==> build 60 <==
==> flow/design.v <==
module JAM (
input CLK,
input RST,
output reg [2:0] W,
output reg [2:0] J,
input [6:0] Cost,
output reg [3:0] MatchCount,
output reg [9:0] MinCost,
output reg Valid );
reg [2:0] n_state;
reg [2:0] c_state;
reg [2:0] max_index;
reg [2:0] max;
reg [2:0] sortlist [0:7];
reg directions [0:7];
reg sortable;
reg [2:0] list_index;
reg [9:0] cost_sum;
reg [9:0] cost_min;
parameter IDLE          = 3'd0,
          CAL_COST      = 3'd1,
          MIN_CONFIRM   = 3'd2,
          MOVE          = 3'd3,
          FIN           = 3'd4
;
always@(posedge CLK or posedge RST) begin
    if (RST) c_state <= IDLE;
    else c_state <= n_state;
end
always@(*) begin
    case(c_state)
        IDLE : n_state = CAL_COST;
        CAL_COST : n_state = (W == 3'd7) ? MIN_CONFIRM : c_state;
        MIN_CONFIRM : n_state = MOVE;
        MOVE : n_state = (sortable == 1'b0) ? FIN : CAL_COST;
        default : n_state = c_state;
    endcase
end
always @(posedge CLK or posedge RST) begin
    if(RST) list_index <= 3'd0;
    else if(n_state == CAL_COST) list_index <= list_index + 3'd1;
    else list_index <= 3'd0;
end
always @(posedge CLK or posedge RST) begin
    if(RST)begin
        sortlist[0] <= 3'd0;
        sortlist[1] <= 3'd1;
        sortlist[2] <= 3'd2;
        sortlist[3] <= 3'd3;
        sortlist[4] <= 3'd4;
        sortlist[5] <= 3'd5;
        sortlist[6] <= 3'd6;
        sortlist[7] <= 3'd7;
    end
    else if(c_state == MOVE && sortable == 1'b1)begin
        if(directions[sortlist[max_index]] == 1'b0)begin
            sortlist[max_index] <= sortlist[max_index-1];
            sortlist[max_index-1] <= sortlist[max_index];
        end
        else if(directions[sortlist[max_index]] == 1'b1)begin
            sortlist[max_index] <= sortlist[max_index+1];
            sortlist[max_index+1] <= sortlist[max_index];
        end
    end
end
always @(posedge CLK or posedge RST) begin
    if(RST)begin
        directions[0] <= 1'b0;
        directions[1] <= 1'b0;
        directions[2] <= 1'b0;
        directions[3] <= 1'b0;
        directions[4] <= 1'b0;
        directions[5] <= 1'b0;
        directions[6] <= 1'b0;
        directions[7] <= 1'b0;
    end
    else if(c_state == MOVE && sortable == 1'b1)begin
        directions[sortlist[0]] <= (sortlist[max_index] < sortlist[0]) ? ~directions[sortlist[0]] : directions[sortlist[0]];
        directions[sortlist[1]] <= (sortlist[max_index] < sortlist[1]) ? ~directions[sortlist[1]] : directions[sortlist[1]];
        directions[sortlist[2]] <= (sortlist[max_index] < sortlist[2]) ? ~directions[sortlist[2]] : directions[sortlist[2]];
        directions[sortlist[3]] <= (sortlist[max_index] < sortlist[3]) ? ~directions[sortlist[3]] : directions[sortlist[3]];
        directions[sortlist[4]] <= (sortlist[max_index] < sortlist[4]) ? ~directions[sortlist[4]] : directions[sortlist[4]];
        directions[sortlist[5]] <= (sortlist[max_index] < sortlist[5]) ? ~directions[sortlist[5]] : directions[sortlist[5]];
        directions[sortlist[6]] <= (sortlist[max_index] < sortlist[6]) ? ~directions[sortlist[6]] : directions[sortlist[6]];
        directions[sortlist[7]] <= (sortlist[max_index] < sortlist[7]) ? ~directions[sortlist[7]] : directions[sortlist[7]];
    end
end
always @(*) begin
    begin
        max_index = 3'd0;
        max = 3'd0;
        if(max < sortlist[0] && (directions[sortlist[0]] == 1'b1 && sortlist[0] > sortlist[1]))begin
            max = sortlist[0];
            max_index = 3'd0;
        end
        if(max < sortlist[1] &&((directions[sortlist[1]] == 1'b0 && sortlist[1] > sortlist[0])||(directions[sortlist[1]] == 1'b1 && sortlist[1] > sortlist[2])))begin
            max = sortlist[1];
            max_index = 3'd1;
        end
        if(max < sortlist[2] &&((directions[sortlist[2]] == 1'b0 && sortlist[2] > sortlist[1])||(directions[sortlist[2]] == 1'b1 && sortlist[2] > sortlist[3])))begin
            max = sortlist[2];
            max_index = 3'd2;
        end
        if(max < sortlist[3] &&((directions[sortlist[3]] == 1'b0 && sortlist[3] > sortlist[2])||(directions[sortlist[3]] == 1'b1 && sortlist[3] > sortlist[4])))begin
            max = sortlist[3];
            max_index = 3'd3;
        end
        if(max < sortlist[4] &&((directions[sortlist[4]] == 1'b0 && sortlist[4] > sortlist[3])||(directions[sortlist[4]] == 1'b1 && sortlist[4] > sortlist[5])))begin
            max = sortlist[4];
            max_index = 3'd4;
        end
        if(max < sortlist[5] &&((directions[sortlist[5]] == 1'b0 && sortlist[5] > sortlist[4])||(directions[sortlist[5]] == 1'b1 && sortlist[5] > sortlist[6])))begin
            max = sortlist[5];
            max_index = 3'd5;
        end
        if(max < sortlist[6] &&((directions[sortlist[6]] == 1'b0 && sortlist[6] > sortlist[5])||(directions[sortlist[6]] == 1'b1 && sortlist[6] > sortlist[7])))begin
            max = sortlist[6];
            max_index = 3'd6;
        end
        if(max < sortlist[7] &&((directions[sortlist[7]] == 1'b0 && sortlist[7] > sortlist[6])))begin
            max = sortlist[7];
            max_index = 3'd7;
        end
    end
end
always @(*) begin
    sortable = 1'b0;
    sortable = ( directions[sortlist[0]] == 1'b1 && sortlist[0] > sortlist[1]) ? 1'b1 : sortable;
    sortable = ((directions[sortlist[1]] == 1'b0 && sortlist[1] > sortlist[0])||(directions[sortlist[1]] == 1'b1 && sortlist[1] > sortlist[2])) ? 1'b1 : sortable;
    sortable = ((directions[sortlist[2]] == 1'b0 && sortlist[2] > sortlist[1])||(directions[sortlist[2]] == 1'b1 && sortlist[2] > sortlist[3])) ? 1'b1 : sortable;
    sortable = ((directions[sortlist[3]] == 1'b0 && sortlist[3] > sortlist[2])||(directions[sortlist[3]] == 1'b1 && sortlist[3] > sortlist[4])) ? 1'b1 : sortable;
    sortable = ((directions[sortlist[4]] == 1'b0 && sortlist[4] > sortlist[3])||(directions[sortlist[4]] == 1'b1 && sortlist[4] > sortlist[5])) ? 1'b1 : sortable;
    sortable = ((directions[sortlist[5]] == 1'b0 && sortlist[5] > sortlist[4])||(directions[sortlist[5]] == 1'b1 && sortlist[5] > sortlist[6])) ? 1'b1 : sortable;
    sortable = ((directions[sortlist[6]] == 1'b0 && sortlist[6] > sortlist[5])||(directions[sortlist[6]] == 1'b1 && sortlist[6] > sortlist[7])) ? 1'b1 : sortable;
    sortable = ( directions[sortlist[7]] == 1'b0 && sortlist[7] > sortlist[6]) ? 1'b1 : sortable;
end
always @(posedge CLK or posedge RST) begin
    if(RST) W <= 3'd0;
    else if(c_state == CAL_COST) W <= list_index;
end
always @(*) begin
    J = sortlist[W];
end
always @(posedge CLK or posedge RST) begin
    if(RST) cost_sum <= 10'd0;
    else if(c_state == CAL_COST) cost_sum <= cost_sum + Cost;
    else cost_sum <= 10'd0;
end
always @(posedge CLK or posedge RST) begin
    if(RST) cost_min <= 10'd1023;
    else if(c_state == MIN_CONFIRM) cost_min <= (cost_min > cost_sum) ? cost_sum : cost_min;
end
always @(posedge CLK or posedge RST) begin
    if(RST) MinCost <= 10'd0;
    else if(c_state == FIN) MinCost <= cost_min;
end
always @(posedge CLK or posedge RST) begin
    if(RST) MatchCount <= 4'd0;
    else if(c_state == MIN_CONFIRM)begin
        if(cost_min > cost_sum) MatchCount <= 4'd1;
        else if(cost_min == cost_sum) MatchCount <= MatchCount + 4'd1;
    end
end
always @(posedge CLK or posedge RST) begin
    if(RST) Valid <= 1'b0;
    else if(c_state == FIN) Valid <= 1'b1;
end
endmodule
==> flow/run.sh <==
#!/bin/bash
# the make line also repeats each setting of config.mk as NAME=value (left out here)
make -C /OpenROAD-flow-scripts/flow DESIGN_CONFIG=/design/flow/config.mk WORK_HOME=/design/flow/orfs CLKGATE_MAP_FILE= finish
==> flow/config.mk <==
export PLATFORM = sky130hd
export DESIGN_NAME = JAM
export DESIGN_NICKNAME = JAM
export VERILOG_FILES = /design/flow/design.v
export SDC_FILE = /design/flow/constraint.sdc
export NUM_CORES = 4
export LEC_CHECK = 0
export ABC_AREA = 1
export CAP_MARGIN = 20
export CORE_ASPECT_RATIO = 0.5
export CORE_MARGIN = 2
export CORE_UTILIZATION = 72
export CTS_CLUSTER_DIAMETER = 396
export CTS_CLUSTER_SIZE = 97
export SETUP_SLACK_MARGIN = 0.57
export SLEW_MARGIN = 20
export TNS_END_PERCENT = 35
==> flow/constraint.sdc <==
create_clock -name core_clock -period 7.78 [get_ports {CLK}]
set_input_delay 1.5560 -clock core_clock [delete_from_list [all_inputs] [get_ports {CLK}]]
set_output_delay 1.5560 -clock core_clock [all_outputs]
set_load 0.01 [all_outputs]
==> trial 83 (differences from build 60) <==
==> flow/config.mk (replaced) <==
export PLATFORM = sky130hd
export DESIGN_NAME = JAM
export DESIGN_NICKNAME = JAM
export VERILOG_FILES = /design/flow/design.v
export SDC_FILE = /design/flow/constraint.sdc
export NUM_CORES = 4
export LEC_CHECK = 0
export ABC_AREA = 1
export CAP_MARGIN = 20
export CELL_PAD_IN_SITES_GLOBAL_PLACEMENT = 2
export CORE_ASPECT_RATIO = 0.5
export CORE_MARGIN = 2
export CORE_UTILIZATION = 40
export CTS_CLUSTER_DIAMETER = 258
export CTS_CLUSTER_SIZE = 98
export PLACE_DENSITY = 0.85
export SLEW_MARGIN = 20
==> flow/constraint.sdc (replaced) <==
create_clock -name core_clock -period 16.0 [get_ports {CLK}]
set_input_delay 3.2000 -clock core_clock [delete_from_list [all_inputs] [get_ports {CLK}]]
set_output_delay 3.2000 -clock core_clock [all_outputs]
set_load 0.01 [all_outputs]
==> build 48 (differences from build 60) <==
==> flow/config.mk (replaced) <==
export PLATFORM = sky130hd
export DESIGN_NAME = JAM
export DESIGN_NICKNAME = JAM
export VERILOG_FILES = /design/flow/design.v
export SDC_FILE = /design/flow/constraint.sdc
export NUM_CORES = 4
export LEC_CHECK = 0
export ABC_AREA = 1
export CAP_MARGIN = 20
export CORE_MARGIN = 2
export CORE_UTILIZATION = 65
export SLEW_MARGIN = 20
==> flow/constraint.sdc (replaced) <==
create_clock -name core_clock -period 15.4 [get_ports {CLK}]
set_input_delay 3.0800 -clock core_clock [delete_from_list [all_inputs] [get_ports {CLK}]]
set_output_delay 3.0800 -clock core_clock [all_outputs]
set_load 0.01 [all_outputs]
==> comparison <==
Build 60 died in 4_1_cts (DPL-0038). Build 48 produced a clean layout. Trial 83 finished clean.
Die size, highest first: trial 83, build 48, build 60.
Of build 48 and trial 83, build 48 has the higher clock-buffer cell count (gap 1).
Against trial 83, the clock power of build 48 is smaller by about 7%.
Against build 48, the maximum frequency of trial 83 is smaller by about 3%.
Synthesized area is the same in build 60 and build 48.
==> figures <==
                                                                                  build 60                 build 48               trial 83
Worst-path clk slew                                                                      -                    60 ps                  80 ps
Run status                                                          stopped before the end           finished clean         finished clean
Failing step                                                                       4_1_cts                        -                      -
Pwr top                                                                                  -         sequential cells       sequential cells
Combinational fraction of design power                                                   -                    0.228                  0.217
Leakage dissipation                                                                      -               0.00456 uW             0.00457 uW
Inverters                                                                                -                      207                    207
Required @ worst endpoint                                                                -                 15640 ps               16310 ps
Detail-routed via count per cell                                                         -                     6.64                   5.84
Buffers inserted by post-CTS timing repair                                               -                        0                      0
Seq group                                                                                -                   253 uW                 249 uW
Hold path startpoint                                                                     -  list_index[0]$_DFF_PP0_  cost_sum[9]$_DFF_PP0_
Source-to-sink clock delay at the later pin of the worst-skew pair                       -                   360 ps                 370 ps
Power figures rest on the tool's default switching activity, not on a simulated workload.
